==> 02-15 <==
// top
module top(
     input wire clk, reset,
     input wire start, si,
     output wire [3:0] an,
     output wire [7:0] sseg
    );
wire [4:0] dig3_in, dig2_in, dig1_in, dig0_in;
wire [4:0] dig3_out, dig2_out, dig1_out, dig0_out;
LF_counter top_unit
(.clk(clk), .reset(reset), .start(start), .si(si),
.dig3(dig3_in), .dig2(dig2_in), .dig1(dig1_in), .dig0(dig0_in));
my_register register_unit
(.clk(clk), .reset(reset), .data3_in(dig3_in), .data2_in(dig2_in), .data1_in(dig1_in), .data0_in(dig0_in), 
.data3_out(dig3_out), .data2_out(dig2_out), .data1_out(dig1_out), .data0_out(dig0_out));
seg7 seg7_unit
(.clk(clk), .reset(reset), .sseg(sseg), .an(an),
.in3(dig3_out), .in2(dig2_out), .in1(dig1_out), .in0(dig0_out));  
endmodule
Settings: LEC_CHECK=0, ABC_AREA=1, CAP_MARGIN=20, CORE_MARGIN=2, CORE_UTILIZATION=71, CTS_CLUSTER_DIAMETER=96, PLACE_DENSITY_LB_ADDON=0.06, SLEW_MARGIN=20; clock period 3.47 ns.
run.sh (not shown) runs the stock make flow with config.mk's settings and CLKGATE_MAP_FILE=.
==> 10-12: changes against 02-15 <==
- ABC_AREA: 1 -> not set
- CORE_UTILIZATION: 71 -> 41
- CTS_CLUSTER_DIAMETER: 96 -> not set
- PLACE_DENSITY_LB_ADDON: 0.06 -> not set
==> flow/constraint.sdc (replaced) <==
create_clock -name core_clock -period 5.22 [get_ports {clk}]
set_input_delay 1.0440 -clock core_clock [delete_from_list [all_inputs] [get_ports {clk}]]
set_output_delay 1.0440 -clock core_clock [all_outputs]
set_load 0.01 [all_outputs]
==> 06-03: changes against 02-15 <==
- CORE_UTILIZATION: 71 -> 72
- CTS_CLUSTER_DIAMETER: 96 -> 93
- GPL_ROUTABILITY_DRIVEN: not set -> 0
- PLACE_DENSITY_LB_ADDON: 0.06 -> 0.08
- SETUP_SLACK_MARGIN: not set -> 0.73
==> flow/constraint.sdc (replaced) <==
create_clock -name core_clock -period 2.9 [get_ports {clk}]
set_input_delay 0.5800 -clock core_clock [delete_from_list [all_inputs] [get_ports {clk}]]
set_output_delay 0.5800 -clock core_clock [all_outputs]
set_load 0.01 [all_outputs]
==> summary of the runs <==
06-03 finished clean. 02-15 produced a clean layout. 10-12 finished clean. Register-to-register slack, highest first: 10-12, 02-15, 06-03. In synthesized area, 06-03 and 02-15 do not differ. The lowest via count belongs to 10-12, the highest to 06-03. Worst setup slack: 06-03 < 02-15 < 10-12. The highest die area belongs to 10-12, the lowest to 06-03.

========
==> run a <==
top again, from the RTL that the note above started with.
make LEC_CHECK=0 ABC_AREA=0 CAP_MARGIN=20 CELL_PAD_IN_SITES_DETAIL_PLACEMENT=2 CELL_PAD_IN_SITES_GLOBAL_PLACEMENT=0 CORE_ASPECT_RATIO=1.74 CORE_MARGIN=8 CORE_UTILIZATION=26 CTS_CLUSTER_SIZE=81 GPL_ROUTABILITY_DRIVEN=0 GPL_TIMING_DRIVEN=0 HOLD_SLACK_MARGIN=-0.04 MIN_ROUTING_LAYER=met2 SETUP_SLACK_MARGIN=1.92 SLEW_MARGIN=20 TNS_END_PERCENT=95 finish   # period 10.0 ns
==> run b (differences from run a) <==
ABC_AREA = 1   (was 0)
CELL_PAD_IN_SITES_DETAIL_PLACEMENT = not set   (was 2)
CELL_PAD_IN_SITES_GLOBAL_PLACEMENT = not set   (was 0)
CORE_ASPECT_RATIO = not set   (was 1.74)
CORE_MARGIN = 2   (was 8)
CORE_UTILIZATION = 72   (was 26)
CTS_CLUSTER_SIZE = not set   (was 81)
GPL_ROUTABILITY_DRIVEN = not set   (was 0)
GPL_TIMING_DRIVEN = not set   (was 0)
HOLD_SLACK_MARGIN = not set   (was -0.04)
MIN_ROUTING_LAYER = not set   (was met2)
PLACE_DENSITY_LB_ADDON = 0.08   (was not set)
SETUP_SLACK_MARGIN = not set   (was 1.92)
TNS_END_PERCENT = not set   (was 95)
==> flow/constraint.sdc (replaced) <==
create_clock -name core_clock -period 2.9 [get_ports {clk}]
set_input_delay 0.5800 -clock core_clock [delete_from_list [all_inputs] [get_ports {clk}]]
set_output_delay 0.5800 -clock core_clock [all_outputs]
set_load 0.01 [all_outputs]
==> qor summary <==
Simple share: run a 0.198; run b 0.272
Count of inverters not on the clock network in the layout: run a 76; run b 263
Post-synthesis chip area from yosys: run a 12700 um2; run b 13500 um2
Post-Place Setup Slack: run a 4.99 ns; run b 0.0833 ns
1st-iter DRT viols: run a 4582; run b 926
Number of global-route vias before repair: run a 19.4k; run b 11.5k
Crit path setup slack, layout: run a 4.42 ns; run b 0.109 ns
Fillers: run a 5447; run b 1327
Outcome: run a no timing/DRC/antenna violations; run b no timing/DRC/antenna violations
Count leader, synth: run a sky130_fd_sc_hd__dfxtp_1; run b sky130_fd_sc_hd__nand2_1
Sequential Area: run a 5390 um2; run b 5390 um2
Pre-Repair DR Iteration Count: run a 12; run b 5
Total routed wirelength: run a 56000 um; run b 31000 um
Num CTS Buffers: run a 25; run b 28
Arrival time of the worst setup path: run a 3.58 ns; run b 2.21 ns
Data required, critical path: run a 8.00 ns; run b 2.32 ns
Number of standard cells in the final layout excluding fillers: run a 2207; run b 2197
Die X-Extent: run a 183 um; run b 141 um
Global-route met1 utilization: run a 0; run b 0.423

========
==> run E: inputs <==
top again, from the RTL that the note above started with.
clock: 2.9 ns
lec_check: 0
abc_area: 1
cap_margin: 20
core_margin: 2
core_utilization: 72
cts_cluster_size: 10
setup_slack_margin: 0.26
slew_margin: 20
==> run Z: changes against run E <==
Settings changed: CAP_MARGIN 20 to 15, CELL_PAD_IN_SITES_DETAIL_PLACEMENT from default to 0, CORE_ASPECT_RATIO from default to 0.9, CTS_CLUSTER_SIZE 10 to 99, MAX_ROUTING_LAYER from default to met5, PLACE_DENSITY from default to 0.36, SETUP_SLACK_MARGIN 0.26 to 0.84.
==> qor summary <==
                                                                                                                  run E                         run Z
Avg Vias per Cell                                                                                                  5.72                          6.05
Sw Ratio                                                                                                          24.9%                         27.0%
Worst hold slack                                                                                               0.413 ns                      0.396 ns
Met3 demand-to-capacity share in global routing                                                                   3.70%                         4.69%
Post-CTS clock slew at the launch and capture registers of the worst setup and hold paths                       0.06 ns                       0.07 ns
Net total in the final layout                                                                                      1997                          2011
Register area                                                                                                  5390 µm²                      5410 µm²
Met3 Wirelength                                                                                                 1.56 mm                       3.21 mm
Utilization after layout                                                                                          80.2%                         87.6%
Post-DP HPWL                                                                                                    20.2 mm                       20.6 mm
Result of the run                                                                      no timing/DRC/antenna violations    complete, but fails checks
Violated checks                                                                                                       -          negative setup slack
Count of clock-net buffers in the final layout                                                                       34                            30
R2r endpoint                                                                               top_unit.div_unit.rh_reg[15]  top_unit.div_unit.rh_reg[10]
Power in the clock group                                                                                        3.35 mW                       3.93 mW
Largest net degree at the start of global routing                                                                    70                            61
Initial Util                                                                                                      72.8%                         73.5%
RePlAce Congestion                                                                                                0.988                         0.970
Part of the total power dissipated in sequential elements                                                         47.0%                         41.2%

========
==> trial 31 <==
top again, from the RTL that the note above started with.
clock: 3.02 ns
lec_check: 0
cap_margin: 15
cell_pad_in_sites_detail_placement: 0
core_aspect_ratio: 1.59
core_margin: 2
core_utilization: 65
cts_cluster_size: 99
hold_slack_margin: 0.26
max_routing_layer: met5
setup_slack_margin: 0.79
slew_margin: 20
==> trial 44: changes against trial 31 <==
- ABC_AREA: not set -> 1
- CORE_ASPECT_RATIO: 1.59 -> not set
- CORE_UTILIZATION: 65 -> 72
- CTS_CLUSTER_DIAMETER: not set -> 342
- CTS_CLUSTER_SIZE: 99 -> 15
- HOLD_SLACK_MARGIN: 0.26 -> not set
- PLACE_DENSITY_LB_ADDON: not set -> 0.06
- SETUP_SLACK_MARGIN: 0.79 -> 0.38
==> flow/constraint.sdc (replaced) <==
create_clock -name core_clock -period 2.9 [get_ports {clk}]
set_input_delay 0.5800 -clock core_clock [delete_from_list [all_inputs] [get_ports {clk}]]
set_output_delay 0.5800 -clock core_clock [all_outputs]
set_load 0.01 [all_outputs]
==> trial 97: changes against trial 31 <==
- CAP_MARGIN: 15 -> 20
- CELL_PAD_IN_SITES_DETAIL_PLACEMENT: 0 -> not set
- CORE_ASPECT_RATIO: 1.59 -> not set
- CORE_UTILIZATION: 65 -> 26
- CTS_CLUSTER_SIZE: 99 -> not set
- GPL_TIMING_DRIVEN: not set -> 0
- HOLD_SLACK_MARGIN: 0.26 -> not set
- MAX_ROUTING_LAYER: met5 -> not set
- SETUP_SLACK_MARGIN: 0.79 -> 1.92
==> flow/constraint.sdc (replaced) <==
create_clock -name core_clock -period 10.0 [get_ports {clk}]
set_input_delay 2.0000 -clock core_clock [delete_from_list [all_inputs] [get_ports {clk}]]
set_output_delay 2.0000 -clock core_clock [all_outputs]
set_load 0.01 [all_outputs]
==> build 76: changes against trial 31 <==
- CAP_MARGIN: 15 -> 20
- CELL_PAD_IN_SITES_DETAIL_PLACEMENT: 0 -> not set
- CORE_ASPECT_RATIO: 1.59 -> not set
- CORE_UTILIZATION: 65 -> 40
- CTS_CLUSTER_SIZE: 99 -> not set
- HOLD_SLACK_MARGIN: 0.26 -> not set
- MAX_ROUTING_LAYER: met5 -> not set
- SETUP_SLACK_MARGIN: 0.79 -> not set
==> flow/constraint.sdc (replaced) <==
create_clock -name core_clock -period 4.72 [get_ports {clk}]
set_input_delay 0.9440 -clock core_clock [delete_from_list [all_inputs] [get_ports {clk}]]
set_output_delay 0.9440 -clock core_clock [all_outputs]
set_load 0.01 [all_outputs]
==> summary of the runs <==
Global-route usage, lowest first: trial 97, build 76, trial 31, trial 44. In sequential cell count, build 76 and trial 44 do not differ. In build 76 the count of clock-buffer cells in the layout is higher than in trial 97, by 7. Against trial 97, the cell count of build 76 is smaller by 13%. Of build 76 and trial 31, build 76 has the higher worst hold slack (gap 0.054 ns). The highest clock power belongs to trial 31, the lowest to trial 97. Against trial 44, the area after synthesis of trial 31 is smaller by 6.0%. Trial 31 finished with negative setup slack left. Build 76 ran to the end with no violations. Trial 97 completed with no timing, DRC or antenna violations. Trial 44 passed the timing, design-rule and antenna checks. The highest sequential power belongs to trial 44, the lowest to trial 97. Cell area: trial 31 > trial 97 > trial 44 > build 76. Synthesized cell count: build 76 is lower than trial 44 (about 23%).
==> figures <==
                                                                                                    build 76              trial 31                                       trial 44                                  trial 97
Status                                                                               complete, no violations       failed layout checks                   complete, no violations                   complete, no violations
Reasons for failing layout checks                                                                          -  negative setup slack                                              -                                         -
# setup viols final                                                                                        0                     4                                              0                                         0
Clock latency of the later-clocked register in the worst-skew pair                                   0.56 ns               0.53 ns                                        0.52 ns                                   0.55 ns
Share of final layout cell area taken by non-clock buffers                                             1.87%                 7.35%                                          4.06%                                     3.25%
Post-synthesis cell type with the largest instance count                                             dfxtp_1               dfxtp_1                                        nand2_1                                   dfxtp_1
Width of the die                                                                                      182 um                115 um                                         141 um                                    225 um
Input/output buffers                                                                                      15                    15                                             15                                        14
Leakage Power                                                                                        4.86 nW               5.44 nW                                        5.83 nW                                   4.93 nW
Register-to-Register Setup Slack                                                                     1.61 ns               0.21 ns                                        0.56 ns                                   6.99 ns
Distinct cell type count after synthesis                                                                  74                    74                                             49                                        74
Yosys aoi share                                                                                        17.8%                 17.8%                                          17.3%                                     17.8%
Post-route setup slack                                                                              0.577 ns            -0.0739 ns                                       0.110 ns                                   4.59 ns
Crit path buffers/inverters                                                                                3                     4                                              4                                         4
Clock buffer and inverter area fraction after layout                                                   7.63%                 6.31%                                          3.65%                                     7.73%
Drt first-iter violations                                                                                533                   810                                            812                                       635
Start point of the worst hold path                                  top_unit.div_unit.d_reg[12]$_SDFFE_PP0P_                    si  top_unit.adjust_unit.bcd7_reg[3]$_SDFFE_PP0P_  top_unit.div_unit.d_reg[11]$_SDFFE_PP0P_
Share of synthesized cell area in and, or, nand and nor gates                                          19.8%                 19.8%                                          27.2%                                     19.8%
Seq/total area                                                                                         37.9%                 34.7%                                          36.6%                                     36.6%
Number of instances in the synthesized netlist                                                          1492                  1492                                           1943                                      1492
Vertical die dimension                                                                                182 um                180 um                                         141 um                                    225 um
Max Clock Skew                                                                                     0.0179 ns             0.0130 ns                                      0.0326 ns                                 0.0166 ns
Power figures rest on the tool's default switching activity, not on a simulated workload.
